==> flow/design.v <==
`timescale 1ns / 1ps
module cordic_single_stage #(parameter m = 6, parameter n = 10, parameter iter_length = 4)(clk, x_in, y_in, z_in, i, atan, x_out, y_out, z_out);
	input clk;
	input signed [m + n - 1:0] x_in, y_in, z_in;
	input signed [m + n - 1:0] atan;
	input [iter_length - 1:0] i;
	output reg [m + n - 1:0] x_out, y_out, z_out;
	reg signed [1:0] d;	
	always @(posedge clk) begin
		d = z_in[m + n - 1] == 1'b0 ? 1 : -1;
		x_out <= x_in - d * (y_in >>> i);
		y_out <= y_in + d * (x_in >>> i);
		z_out <= z_in - d * atan;
	end
endmodule
`timescale 1ns / 1ps
module cordic_pipeline(clk, x0, y0, z0, out_x, out_y, out_z);
	parameter M = 6;
	parameter N = 10;
	parameter ITER_BIT = 4;
	parameter ITER_COUNT = 11;
	input clk;
	input signed [M + N - 1:0] x0;
	input signed [M + N - 1:0] y0;
	input signed [M + N - 1:0] z0;
	output signed [M + N - 1:0] out_x;
	output signed [M + N - 1:0] out_y;
	output signed [M + N - 1:0] out_z;
	reg signed [M + N - 1:0] atan_lut [ITER_COUNT:0];
	initial begin
		atan_lut[0] = 16'b0000001100100100;
		atan_lut[1] = 16'b0000000111011010;
		atan_lut[2] = 16'b0000000011111010;
		atan_lut[3] = 16'b0000000001111111;
		atan_lut[4] = 16'b0000000000111111;
		atan_lut[5] = 16'b0000000000011111;
		atan_lut[6] = 16'b0000000000001111;
		atan_lut[7] = 16'b0000000000000111;
		atan_lut[8] = 16'b0000000000000011;
		atan_lut[9] = 16'b0000000000000001;
		atan_lut[10] = 16'b0000000000000000;
		atan_lut[11] = 16'b0000000000000000;
	end
	wire signed [M + N - 1:0] x_values [ITER_COUNT:0];
	wire signed [M + N - 1:0] y_values [ITER_COUNT:0];
	wire signed [M + N - 1:0] z_values [ITER_COUNT:0];
	assign x_values[0] = x0;
	assign y_values[0] = y0;
	assign z_values[0] = z0;
	genvar i;
	generate
		for (i = 0; i < ITER_COUNT; i = i + 1)
			begin
				cordic_single_stage #(.m(M), .n(N), .iter_length(ITER_BIT)) stage (
					 .clk(clk), 
					 .x_in(x_values[i]), 
					 .y_in(y_values[i]), 
					 .z_in(z_values[i]), 
					 .i(i), 
					 .atan(atan_lut[i]), 
					 .x_out(x_values[i + 1]), 
					 .y_out(y_values[i + 1]), 
					 .z_out(z_values[i + 1])
				);
			end
	endgenerate
	assign out_x = x_values[ITER_COUNT];
	assign out_y = y_values[ITER_COUNT];
	assign out_z = z_values[ITER_COUNT];
endmodule
make LEC_CHECK=0 CAP_MARGIN=20 CORE_ASPECT_RATIO=0.5 CORE_MARGIN=2 CORE_UTILIZATION=69 CTS_CLUSTER_DIAMETER=370 CTS_CLUSTER_SIZE=49 PLACE_DENSITY_LB_ADDON=0.0 SETUP_SLACK_MARGIN=0.63 SLEW_MARGIN=20 finish   # period 2.16 ns
run.sh (not shown) runs the stock make flow with config.mk's settings and CLKGATE_MAP_FILE=.
The baseline ended with an error in clock tree synthesis (4_1_cts), error DPL-0033.
Next try:
ABC_AREA = 1   (was unset)
CORE_ASPECT_RATIO = unset   (was 0.5)
CORE_UTILIZATION = 72   (was 69)
CTS_CLUSTER_DIAMETER = unset   (was 370)
CTS_CLUSTER_SIZE = 74   (was 49)
HOLD_SLACK_MARGIN = -0.1   (was unset)
PLACE_DENSITY_LB_ADDON = unset   (was 0.0)
SETUP_SLACK_MARGIN = unset   (was 0.63)
clock period = 3.21 ns   (was 2.16 ns; I/O delays follow)
Outcome:
- This time the run went through all stages and came out clean
- synthesized area rises by 11%
- die area rises by 6.0%
- synthesized cell count rises by 41%
Next try:
ABC_AREA = unset   (was 1)
CORE_UTILIZATION = 40   (was 72)
CTS_CLUSTER_SIZE = unset   (was 74)
GPL_ROUTABILITY_DRIVEN = 0   (was unset)
HOLD_SLACK_MARGIN = unset   (was -0.1)
TNS_END_PERCENT = 5   (was unset)
clock period = 4.0 ns   (was 3.21 ns; I/O delays follow)
After rerunning:
- sequential share of layout area went up by 1.5 points
- routed wire length went down by 22%
- clock-buffer cell count went up by 10
- final cell count went down by 17%
- die area went up by 61%
- core utilization went down by 34 points
Next try:
CELL_PAD_IN_SITES_GLOBAL_PLACEMENT = 2   (was unset)
CORE_MARGIN = 9   (was 2)
CORE_UTILIZATION = 31   (was 40)
CTS_CLUSTER_DIAMETER = 184   (was unset)
PLACE_DENSITY_LB_ADDON = 0.17   (was unset)
SETUP_SLACK_MARGIN = 0.39   (was unset)
TNS_END_PERCENT = unset   (was 5)
What happened: The changed run produced a clean layout. Via count came out lower by 1.0%. Global-route usage came out lower by 2.8 points. Sequential share of layout area came out lower by 0.53 points. Count of clock-buffer cells in the layout came out higher by 25. Setup slack is better by 0.31 ns. First-iteration DRC count came out lower by 22%.
Next try:
CELL_PAD_IN_SITES_GLOBAL_PLACEMENT = unset   (was 2)
CORE_MARGIN = 2   (was 9)
CORE_UTILIZATION = 72   (was 31)
CTS_CLUSTER_DIAMETER = unset   (was 184)
GPL_ROUTABILITY_DRIVEN = unset   (was 0)
PLACE_DENSITY = 0.67   (was unset)
PLACE_DENSITY_LB_ADDON = unset   (was 0.17)
SETUP_SLACK_MARGIN = -0.24   (was 0.39)
clock period = 2.29 ns   (was 4.0 ns; I/O delays follow)
With this change the flow did not get past clock tree synthesis (4_1_cts) on DPL-0038.
Die size went down by about 60%.
Synthesized cell count does not change.
Synthesized area stays the same.
Next try:
CORE_UTILIZATION = 15   (was 72)
PLACE_DENSITY = unset   (was 0.67)
SETUP_SLACK_MARGIN = unset   (was -0.24)
clock period = 5.23 ns   (was 2.29 ns; I/O delays follow)
The changed run passed the timing, design-rule and antenna checks.
Synthesized cell count stays the same.
Die area is higher to 4.7 times its value.
Synthesized area is unchanged.
